## top
module top(input logic [15:0]  data_i,
           input logic         valid_i,
           input logic         clk,
           input logic         rst_n,
           output logic        ready_o,
           output logic valid_o,
           output logic [31:0] password_o);
    logic [15:0] dividend;
    logic [15:0] quotient;
    logic [15:0] remainder;
    logic        init;
    logic        stop;
    logic [31:0] turns;
    logic        ready1;
    logic        valid2, ready2;
    logic        valid3;
    logic [15:0] cnt;
    logic [15:0] total_num_turns;
    typedef enum logic[2:0] {
        IDLE,
        CHECK_TOTAL_CNT,
        ACTIVE,
        WAIT1,
        WAIT2,
        DONE
    }state_t;
    state_t state;
    always_ff @(posedge clk) begin
        if(!rst_n) begin
            state <= IDLE;
            valid_o <= 0;
            init <= 1;
            stop <= 1;
            cnt <= 0;
        end
        else begin
            unique case(state)
                IDLE: begin
                    if(valid_i && ready_o) begin
                        init <= 0;
                        state <= CHECK_TOTAL_CNT;
                    end
                end
                CHECK_TOTAL_CNT: begin
                    if(cnt == total_num_turns) begin
                        state <= DONE;
                    end
                    else begin
                        state <= ACTIVE;
                        stop <= 0;
                        init <= 0;
                    end
                end
                ACTIVE:begin
                    if(ready_o && valid_i) begin
                        cnt <= cnt + 1;
                        if(cnt + 1 == total_num_turns) begin
                            state <= WAIT1;
                            stop <= 1;
                        end
                    end
                end
                WAIT1: begin
                    state <= WAIT2;
                end
                WAIT2: begin
  ...
make LEC_CHECK=0 CAP_MARGIN=20 CORE_MARGIN=2 CORE_UTILIZATION=72 CTS_CLUSTER_DIAMETER=379 CTS_CLUSTER_SIZE=39 HOLD_SLACK_MARGIN=-0.1 MAX_ROUTING_LAYER=met5 PLACE_DENSITY=0.65 SETUP_SLACK_MARGIN=1.43 SLEW_MARGIN=40 TNS_END_PERCENT=75 finish   # period 8.75 ns
run.sh (not shown) runs the stock make flow with config.mk's settings and CLKGATE_MAP_FILE=.
The first run finished with negative setup slack left.
Edit:
Settings changed: ABC_AREA from default to 1, CTS_CLUSTER_DIAMETER 379 to 278, CTS_CLUSTER_SIZE 39 to 27, HOLD_SLACK_MARGIN -0.1 to default, PLACE_DENSITY 0.65 to default, PLACE_DENSITY_LB_ADDON from default to 0.22, SETUP_SLACK_MARGIN 1.43 to default, SLEW_MARGIN 40 to 5.
Clock period 8.75 ns to 11.5 ns, I/O delays scaled along.
Outcome:
- The changed run went through all stages and came out clean
- core utilization came out lower by 12 points
- wire length came out lower by 27%
- flip-flop count does not change
Edit:
Settings changed: ABC_AREA 1 to default, CORE_UTILIZATION 72 to 65, CTS_CLUSTER_DIAMETER 278 to default, CTS_CLUSTER_SIZE 27 to default, MAX_ROUTING_LAYER met5 to default, PLACE_DENSITY_LB_ADDON 0.22 to default, SLEW_MARGIN 5 to 20, TNS_END_PERCENT 75 to default.
Clock period 11.5 ns to 10.1 ns, I/O delays scaled along.
After rerunning:
- The changed run finished but fails on negative setup slack
- final area goes up by a little under a tenth
- die size goes up by a few percent
- final cell count goes down by a few percent
Edit:
Settings changed: CORE_UTILIZATION 65 to 40, CTS_CLUSTER_DIAMETER from default to 390, CTS_CLUSTER_SIZE from default to 48, HOLD_SLACK_MARGIN from default to -0.06.
Clock period 10.1 ns to 13.0 ns, I/O delays scaled along.
What happened: The changed run produced a clean layout. Synthesized cell count does not change. Register-to-register slack improves by 2.1 ns. Setup slack improves by 2.1 ns. Cell count decreases by about 1.4%. Core utilization fell by 36 points. Via count fell by about 9%.
Edit:
Settings changed: CTS_CLUSTER_SIZE 48 to 94, PLACE_DENSITY from default to 0.38, TNS_END_PERCENT from default to 25.
What happened:
- die size stays the same
- count of clock-buffer cells in the layout is unchanged
- fmax climbs by 0.75%
- via count is lower by 1.4%
- worst hold slack is better by 0.013 ns
- global-route usage came out higher by 1.9 points
- wire length rose by 7.2%
- area after synthesis stays the same
Edit:
Settings changed: CAP_MARGIN 20 to 40, CTS_CLUSTER_DIAMETER 390 to default, CTS_CLUSTER_SIZE 94 to default, HOLD_SLACK_MARGIN -0.06 to 0.11, PLACE_DENSITY 0.38 to 0.6, TNS_END_PERCENT 25 to default.
Outcome: The changed run finished with timing, DRC and antenna clean; via count increases slightly; clock-buffer cell count decreases by 1; routed wire length decreases by a few percent.

* * *

Starting RTL as in the previous note.
Settings: LEC_CHECK=0, CAP_MARGIN=5, CORE_MARGIN=2, CORE_UTILIZATION=67, CTS_CLUSTER_DIAMETER=278, CTS_CLUSTER_SIZE=11, MAX_ROUTING_LAYER=met5, PLACE_DENSITY=0.95, SLEW_MARGIN=20, TNS_END_PERCENT=95; clock period 8.22 ns.
The first run did not get past global routing (GRT-0232).
Next try:
Settings changed: CAP_MARGIN 5 to 20, CORE_UTILIZATION 67 to 41, CTS_CLUSTER_DIAMETER 278 to unset, CTS_CLUSTER_SIZE 11 to unset, MAX_ROUTING_LAYER met5 to unset, PLACE_DENSITY 0.95 to 0.6, TNS_END_PERCENT 95 to unset.
Clock period 8.22 ns to 12.6 ns, I/O delays scaled along.
The new run finished with timing, DRC and antenna clean.
Synthesized area stays the same.
Die size went up by 62%.
Synthesized cell count stays the same.
Next try:
Settings changed: CORE_UTILIZATION 41 to 46, GPL_ROUTABILITY_DRIVEN set to 0, PLACE_DENSITY 0.6 to unset.
Clock period 12.6 ns to 13.0 ns, I/O delays scaled along.
Clock skew hardly moves.
Register-to-register slack improves by 0.15 ns.
Final area goes down by 1.9%.
Next try:
Settings changed: CORE_UTILIZATION 46 to 40, GPL_ROUTABILITY_DRIVEN 0 to unset, PLACE_DENSITY set to 0.6.
What happened:
- utilization went down by 7.3 points
- non-clock buffer count went down by 4
- synthesized area stays the same
Next try:
Settings changed: CORE_ASPECT_RATIO set to 0.5, CTS_CLUSTER_DIAMETER set to 390, CTS_CLUSTER_SIZE set to 91, HOLD_SLACK_MARGIN set to -0.06, PLACE_DENSITY 0.6 to unset, TNS_END_PERCENT set to 15.
- The new run completed with no timing, DRC or antenna violations
- register-to-register slack improved by 0.21 ns
- final area is higher by 0.61%
- worst setup slack improved by 0.21 ns
- clock-buffer cell count is lower by 1
- maximum frequency is higher by 1.7%
- wire length is lower by 3.1%
- synthesized cell count is unchanged
Next try:
Settings changed: ABC_AREA set to 1, CORE_ASPECT_RATIO 0.5 to unset, CORE_UTILIZATION 40 to 72, CTS_CLUSTER_DIAMETER 390 to unset, CTS_CLUSTER_SIZE 91 to unset, HOLD_SLACK_MARGIN -0.06 to unset, TNS_END_PERCENT 15 to unset.
Clock period 13.0 ns to 11.3 ns, I/O delays scaled along.
Result:
- area after synthesis climbs by 4.2%
- setup slack gets worse by 0.43 ns
- die area goes down by 42%
- final cell count went up by 8.6%
- critical path depth rises by 14
- maximum frequency is higher by 12%
- wire length went up by 23%
- via count is higher by 24%

* * *

## umber
Starting RTL as in the previous note.
Settings: LEC_CHECK=0, ABC_AREA=1, CAP_MARGIN=20, CORE_ASPECT_RATIO=0.5, CORE_MARGIN=2, CORE_UTILIZATION=72, CTS_CLUSTER_DIAMETER=278, CTS_CLUSTER_SIZE=37, MAX_ROUTING_LAYER=met4, PLACE_DENSITY_LB_ADDON=0.28, SLEW_MARGIN=5, TNS_END_PERCENT=75; clock period 9.49 ns.
No final results exist for umber, since it was stopped by error GRT-0116 during 5_1_grt.
Input-level comparison between sierra and umber:
Settings: removing CTS_CLUSTER_DIAMETER (formerly 278); removing MAX_ROUTING_LAYER (formerly met4); removing PLACE_DENSITY_LB_ADDON (formerly 0.28); removing CTS_CLUSTER_SIZE (formerly 37); removing TNS_END_PERCENT (formerly 75); removing CORE_ASPECT_RATIO (formerly 0.5); changing SLEW_MARGIN from 5 to 20; changing the clock period (ns, I/O delays scaled along) from 9.49 to 11.4.
Findings:
Looking at the reports, sierra completed the entire flow and the layout it produced met the timing, DRC and antenna checks. Detailed placement HPWL (umber / sierra): 1.20. Vertical die dimension, umber and sierra: lower on umber. umber and sierra ended up with roughly the same die size. Taking umber as the reference point, the post-cts sizing count of sierra falls by 188. The horizontal extent of the die in sierra was lower than what umber gave. I/O pin total: umber vs sierra, no meaningful difference. Placed cell area in sierra vs umber: down 2000 um^2. Summary: core box area, sierra worse than umber. Max starting utilization of the core area across umber and sierra: umber. Measured against each other, umber and sierra differ in total placed cells including tap cells, the higher figure coming from umber.

* * *

The RTL this note starts from:
==> flow/design.v <==
module divider(
    input logic [15:0]  dividend,
    output logic [15:0] quotient,
    output logic [15:0] remainder
);
    localparam logic[15:0] MAGIC = 16'h000047AF;
    logic [31:0]           temp;
    logic [31:0]           q;
    logic [15:0]           diff, t;
    assign temp = MAGIC * dividend[14:0];
    assign q = temp[31:16];
    assign diff = (dividend[14:0] - q) >> 1;
    assign t = diff + q;
    assign quotient = t >> 6;
    assign remainder[14:0] = dividend[14:0] - ((quotient << 6) + (quotient << 5) + (quotient << 2));
    assign remainder[15] = dividend[15];
endmodule
module input_circuit(
    input logic clk,
    input logic rst_n,
    input logic init_i,
    input logic stop_i,
    input logic [15:0] data_i,
    input logic valid_1,
    output logic ready_1,
    output logic [15:0] data_o,
    output logic valid_2,
    input  logic ready_2,
    output logic[15:0] total_num_turns_o
);
    logic[15:0] skid_buffer;
    logic       skid_buffer_empty;
    logic       r_init;
    logic       t1_done, t2_done;
    assign t1_done = ready_1 && valid_1;
    assign t2_done = ready_2 && valid_2;
    always_ff @(posedge clk) begin
        if(!rst_n) begin
            ready_1 <= 0;
        end
        else begin
            if(r_init)
              ready_1 <= !t1_done;
            else begin
                if(!stop_i) begin
                    if(skid_buffer_empty) begin
                        if((!valid_2) || t2_done)
                          ready_1 <= 1;
                        else ready_1 <= 0;
                    end else ready_1 <= 0;
                end
                else
                    ready_1 <= 0;
            end
        end
    end
    always_ff @(posedge clk) begin
        if(!rst_n) begin
            valid_2 <= 0;
        end
        else begin
            if(r_init)
              valid_2 <= 0;
            else begin
                if(t2_done) begin
                    if(skid_buffer_empty) begin
                        if(t1_done) begin
                            data_o <= data_i;
                            valid_2 <= 1;
                        end
                        else begin
                            valid_2 <= 0;
                        end
                    end
                    else begin
                        data_o <= skid_buffer;
                        valid_2 <= 1;
                    end
                end
                else if(!valid_2) begin
                    if(t1_done) begin
                        data_o <= data_i;
                        valid_2 <= 1;
                    end
                end
            end
        end
    end
    always_ff @(posedge clk) begin
        if(!rst_n) begin
            r_init <= 0;
            skid_buffer_empty <= 1;
        end
        else begin
            if(r_init) begin
                if(t1_done) begin
                    r_init <= 0;
                    total_num_turns_o <= data_i;
                end
            end
            else begin
                if(init_i)
                    r_init <= 1;
                if(t1_done && valid_2 && !t2_done) begin
                    skid_buffer <= data_i;
                    skid_buffer_empty <= 0;
                end
                else if(!t1_done && t2_done && !skid_buffer_empty) begin
                    skid_buffer_empty <= 1;
                end
            end
        end
    end
endmodule
module dial_solver(
        input logic [15:0] val,
        input logic        valid_i,
        input logic        clk,
        input logic        rst_n,
        input logic [15:0] full_turns,
        output logic       ready,
        output logic       valid,
        output logic [31:0] password
);
    logic signed[31:0] dial;
    logic signed[31:0] old_dial;
    logic [15:0] rval;
    typedef enum logic {
        LEFT = 0,
        RIGHT = 1
    } turn_t;
    typedef enum logic[2:0]{
        IDLE,
        READY,
        CHECK_TURN,
        R_END,
        L_END
    }state_t;
    logic turn;
    state_t state;
    assign turn = rval[15];
    always_ff @(posedge clk) begin
        if(!rst_n) begin
            ready <= 0;
            password <= 0;
            dial <= 50;
            state <= IDLE;
        end
        else begin
            unique case(state)
                IDLE: begin
                    ready <= 1;
                    state <= READY;
                end
                READY: begin
                    if(valid_i) begin
                      old_dial <= dial;
                      password <= password + full_turns;
                      rval <= val;
                      state <= CHECK_TURN;
                      ready <= 0;
                    end
                end
                CHECK_TURN: begin
                    if(turn == RIGHT) begin
                      dial <= dial + rval[14:0];
                      state <= R_END;
                    end
                    else begin
                      dial <= dial - rval[14:0];
                      state <= L_END;
                    end
                end
                R_END: begin
                    if(dial > 99) begin
                        dial <= dial - 100;
                        password <= password + 1;
                    end
                    state <= READY;
                    ready <= 1;
                end
                L_END: begin
                    if(dial < 0) begin
                      dial <= dial + 100;
                    end
                    if((dial < 0 || dial == 0) && old_dial != 0)
                        password <= password + 1;
                    state <= READY;
                    ready <= 1;
                end
            endcase
        end
    end
endmodule
module top(input logic [15:0]  data_i,
           input logic         valid_i,
           input logic         clk,
           input logic         rst_n,
           output logic        ready_o,
           output logic valid_o,
           output logic [31:0] password_o);
    logic [15:0] dividend;
    logic [15:0] quotient;
    logic [15:0] remainder;
    logic        init;
    logic        stop;
    logic [31:0] turns;
    logic        ready1;
    logic        valid2, ready2;
    logic        valid3;
    logic [15:0] cnt;
    logic [15:0] total_num_turns;
    typedef enum logic[2:0] {
        IDLE,
        CHECK_TOTAL_CNT,
        ACTIVE,
        WAIT1,
        WAIT2,
        DONE
    }state_t;
    state_t state;
    always_ff @(posedge clk) begin
        if(!rst_n) begin
            state <= IDLE;
            valid_o <= 0;
            init <= 1;
            stop <= 1;
            cnt <= 0;
        end
        else begin
            unique case(state)
                IDLE: begin
                    if(valid_i && ready_o) begin
                        init <= 0;
                        state <= CHECK_TOTAL_CNT;
                    end
                end
                CHECK_TOTAL_CNT: begin
                    if(cnt == total_num_turns) begin
                        state <= DONE;
                    end
                    else begin
                        state <= ACTIVE;
                        stop <= 0;
                        init <= 0;
                    end
                end
                ACTIVE:begin
                    if(ready_o && valid_i) begin
                        cnt <= cnt + 1;
                        if(cnt + 1 == total_num_turns) begin
                            state <= WAIT1;
                            stop <= 1;
                        end
                    end
                end
                WAIT1: begin
                    state <= WAIT2;
                end
                WAIT2: begin
                    if(ready2 && !valid2) begin
                        valid_o <= 1;
                        state <= DONE;
                    end
                end
                DONE:begin
                    valid_o <= 0;
                    stop <= 1;
                    init <= 1;
                    state <= IDLE;
                end
            endcase
        end
    end
    input_circuit ic (
        .clk (clk),
        .rst_n (rst_n),
        .data_i (data_i),
        .valid_1 (valid_i),
        .ready_1 (ready_o),
        .data_o (dividend),
        .valid_2 (valid2),
        .ready_2 (ready2),
        .total_num_turns_o (total_num_turns),
        .init_i (init),
        .stop_i (stop));
    divider d(.dividend (dividend),
              .quotient (quotient),
              .remainder (remainder));
    dial_solver ds(.val (remainder),
                  .valid_i (valid2),
                  .clk (clk),
                  .rst_n (rst_n),
                  .ready (ready2),
                  .valid (valid_3),
                  .password (password_o),
                  .full_turns (quotient));
endmodule
make LEC_CHECK=0 ABC_AREA=1 CAP_MARGIN=35 CELL_PAD_IN_SITES_DETAIL_PLACEMENT=1 CELL_PAD_IN_SITES_GLOBAL_PLACEMENT=2 CORE_ASPECT_RATIO=0.51 CORE_MARGIN=10 CORE_UTILIZATION=35 CTS_CLUSTER_DIAMETER=299 GPL_ROUTABILITY_DRIVEN=0 MAX_ROUTING_LAYER=met4 PLACE_DENSITY=0.6 SLEW_MARGIN=20 TNS_END_PERCENT=70 finish   # period 8.67 ns
The starting point reached the layout checks and failed them: negative setup slack.
==> next run, changes <==
--- a/flow/config.mk
+++ b/flow/config.mk
@@ -12,2 +12 @@
-export CORE_ASPECT_RATIO = 0.51
-export CORE_MARGIN = 10
+export CORE_MARGIN = 2
@@ -16,0 +16 @@
+export HOLD_SLACK_MARGIN = 0.11
@@ -20 +19,0 @@
-export TNS_END_PERCENT = 70
==> flow/constraint.sdc (replaced) <==
create_clock -name core_clock -period 9.56 [get_ports {clk}]
set_input_delay 1.9120 -clock core_clock [delete_from_list [all_inputs] [get_ports {clk}]]
set_output_delay 1.9120 -clock core_clock [all_outputs]
set_load 0.01 [all_outputs]
Outcome: The changed run ran to the end with violations: negative setup slack; worst hold slack gets better by 5.2 ps; die area falls by roughly a tenth; sequential share of layout area rises by 0.64 points.
